== the previous run ==
## GameModeEazy
module GameModeEazy(
input wire clk,
input wire rst,
input wire load,
input wire [63:0] load_board,
input wire [3:0]btn,
input wire [3:0]mode,
output wire [63:0] num,
output wire [15:0] judge
    );
reg [63:0] num_reg; 
reg [63:0] num_reg_last;
reg [3:0]position_reg;
reg [1:0]count;
assign num = num_reg;
judge m0(.num(num),.judge(judge));
always @ (posedge clk)
if (rst) begin
	num_reg = 64'b0001000000000000000000000000000000000000000000000000000000010000;
	count = 2'b00;
end
else if (load) begin
	num_reg = load_board;
end
else if (mode==4'b0011) begin
	if (count==2'b11) count=2'b00; else count=count+1'b1;
	num_reg_last=num_reg;
		if (btn[0]==1)
		begin		
			if (num_reg[3:0]==4'b0000)
				begin
					num_reg[3:0]=num_reg[19:16];
					num_reg[19:16]=4'b0000;
				end
			if (num_reg[7:4]==4'b0000)
				begin
					num_reg[7:4]=num_reg[23:20];
					num_reg[23:20]=4'b0000;
				end	
			if (num_reg[11:8]==4'b0000)
				begin
					num_reg[11:8]=num_reg[27:24];
					num_reg[27:24]=4'b0000;
				end	
			if (num_reg[15:12]==4'b0000)
				begin
					num_reg[15:12]=num_reg[31:28];
					num_reg[31:28]=4'b0000;
				end	
			if (num_reg[19:16]==4'b0000)
				begin
  ...
For scale: about 6800 cells after synthesis, about 69 flip-flops, roughly 160 I/O pins.
Settings: LEC_CHECK=0, CAP_MARGIN=20, CORE_MARGIN=2, CORE_UTILIZATION=64, CTS_CLUSTER_DIAMETER=255, CTS_CLUSTER_SIZE=98, GPL_ROUTABILITY_DRIVEN=1, PLACE_DENSITY=0.35, SLEW_MARGIN=20; clock period 21.6 ns.
run.sh (not shown) runs the stock make flow with config.mk's settings and CLKGATE_MAP_FILE=.
The previous run did not run to completion, as it errored out during clock tree synthesis.
For the current run, these inputs were changed with respect to the previous run:
Settings: clearing PLACE_DENSITY, which used to be 0.35; swapping 64 for 51 in CORE_UTILIZATION; swapping 21.6 for 14.9 in the clock period (ns, I/O delays scaled along).
### Flow results
Not one of the current run and the previous run finished clean. The previous run got as far as clock tree synthesis, where a tool error ended the run. The current run never completed, since it errored out during global routing. Re weighted congestion reported at the end of routability-driven placement: the current run and the previous run aren't equal, and the higher value belongs to the previous run. Looking at placeable core area across the current run and the previous run, the one that comes out higher is the current run. Die size, the current run vs the previous run: up by more than a quarter.

========
## v26
Starting RTL as in the previous note.
make LEC_CHECK=0 ABC_AREA=1 CAP_MARGIN=20 CORE_MARGIN=2 CORE_UTILIZATION=71 CTS_CLUSTER_DIAMETER=351 CTS_CLUSTER_SIZE=97 GPL_ROUTABILITY_DRIVEN=1 PLACE_DENSITY=0.35 SLEW_MARGIN=20 TNS_END_PERCENT=15 finish   # period 20.5 ns
Status: v26 FAILED at global routing (tool error)
The inputs of v41 differ from those of v26 as listed below.
Settings: CTS_CLUSTER_DIAMETER removed (was 351); CTS_CLUSTER_SIZE removed (was 97); ABC_AREA removed (was 1); CORE_UTILIZATION changed from 71 to 50; PLACE_DENSITY removed (was 0.35); TNS_END_PERCENT removed (was 15); the clock period (ns, I/O delays scaled along) changed from 20.5 to 24.2.
Notes after the runs:
[flow] v41 | stages: complete | final checks: fail | reason: negative setup slack
v41 against v26: placed cell count increased by 1,424 relative to the old numbers, count of instances resized after the clock tree is built increased by 260% relative to the old numbers, placement-stage cell area increased by 51% relative to the old numbers.
Higher tally of unique sky130hd cells used after synthesis among v26 and v41: v41
Yosys stat cell total ended up 80 lower on v41 than on v26.
Between v41 and v26, it is v41 whose area share of xor/xnor cells in the synthesized design is higher, by 2.3 points.
Of v26 and v41, the lower chip height belongs to v26.
On count of input and output buffers, v26 and v41 are basically level.
v41 does worse than v26 on synthesized cell area.
> inputs changed (v41 -> v9)
Settings: CORE_UTILIZATION now 51, was 50; the clock period (ns, I/O delays scaled along) now 21.3, was 24.2.
--- outcome ---
- Row area of the core region: v9 lower / v41 higher
- ~same total standard cell area after synthesis in v9 and v41
- Taking v41 as the reference, in v9 worst slack at placement decreased 2.76 ns, placed instance count increased 16%.
- v41 had finished all stages when the layout checks came back failing, citing negative setup slack.
- v9 did not make it past global routing, where a tool error ended it.
- The number of cell rows number comes out lower for v9 vs v41.
- Die footprint sits lower in v9 than in v41.
- Diff v41 -> v9: horizontal extent of the die now sits lower, number of buffers inserted to repair setup after CTS now sits higher, overall die height now sits lower.
The inputs of v36 differ from those of v9 as listed below.
Settings: putting ABC_AREA at 1 where nothing was set; swapping 51 for 50 in CORE_UTILIZATION; putting TNS_END_PERCENT at 15 where nothing was set; swapping 21.3 for 16.5 in the clock period (ns, I/O delays scaled along).
[summary]
Compared with v9, in v36 count of unique library cells instantiated by Yosys saw a decrease; core utilization at floorplan fell 0.93 points; chip area line of the yosys report fell by 19%; synthesized net count moved up. Every stage of v36 finished as expected; the final checks, on the other hand, flagged negative setup slack, which means the layout fails. v9 got as far as global routing, where a tool error ended the run.
Setup changes, v36 to v23
Settings: TNS_END_PERCENT: 15 -> unset; ABC_AREA: 1 -> unset; PLACE_DENSITY_LB_ADDON: unset -> 0.22; CORE_UTILIZATION: 50 -> 72; the clock period (ns, I/O delays scaled along): 16.5 -> 13.4.
Notes after the runs:
What ended v23 was a tool error in detailed placement; the run never finished. Post-synthesis net count: higher on v36. v23 reports its largest family of logic cells by area as AND-OR/OR-AND gates while v36 reports simple AND/OR/NAND/NOR gates. Summary: with v36 as the reference, weighted congestion reported at the end of routability-driven placement in v23 moved up by more than a quarter. Across both runs, synthesized chip area reported by yosys was higher for v23 than for v36. Die outline height delta for v23 relative to v36: 7.2% lower. Of v36 and v23, v36 shows the lower post-synthesis cell type count, with v23 above it. The run showing the greater die size is v36.

========
GameModeEazy again, from the RTL that the note above started with.
export LEC_CHECK = 0
export ABC_AREA = 0
export CAP_MARGIN = 20
export CORE_MARGIN = 2
export CORE_UTILIZATION = 43
export CTS_CLUSTER_DIAMETER = 322
export CTS_CLUSTER_SIZE = 100
export HOLD_SLACK_MARGIN = -0.09
export SLEW_MARGIN = 20
export TNS_END_PERCENT = 5
create_clock -name core_clock -period 28.0 [get_ports {clk}]
Change:
==> flow/config.mk (replaced) <==
export PLATFORM = sky130hd
export DESIGN_NAME = GameModeEazy
export DESIGN_NICKNAME = GameModeEazy
export VERILOG_FILES = /design/flow/design.v
export SDC_FILE = /design/flow/constraint.sdc
export NUM_CORES = 4
export LEC_CHECK = 0
export CAP_MARGIN = 20
export CORE_MARGIN = 2
export CORE_UTILIZATION = 59
export SLEW_MARGIN = 20
==> flow/constraint.sdc (replaced) <==
create_clock -name core_clock -period 21.9 [get_ports {clk}]
set_input_delay 4.3800 -clock core_clock [delete_from_list [all_inputs] [get_ports {clk}]]
set_output_delay 4.3800 -clock core_clock [all_outputs]
set_load 0.01 [all_outputs]
Effect: The changed run stopped in 5_1_grt, error GRT-0116. Synthesized cell count is unchanged. Area after synthesis stays the same. Die area fell by 27%.
Change:
--- a/flow/config.mk
+++ b/flow/config.mk
@@ -9,3 +9,4 @@
 export CORE_MARGIN = 2
-export CORE_UTILIZATION = 59
+export CORE_UTILIZATION = 45
+export GPL_ROUTABILITY_DRIVEN = 1
 export SLEW_MARGIN = 20
==> flow/constraint.sdc (replaced) <==
create_clock -name core_clock -period 22.0 [get_ports {clk}]
set_input_delay 4.4000 -clock core_clock [delete_from_list [all_inputs] [get_ports {clk}]]
set_output_delay 4.4000 -clock core_clock [all_outputs]
set_load 0.01 [all_outputs]
=> The new run completed and failed the layout checks on negative setup slack. Die size rose by a quarter to a third. Synthesized cell count is unchanged. Synthesized area does not change.
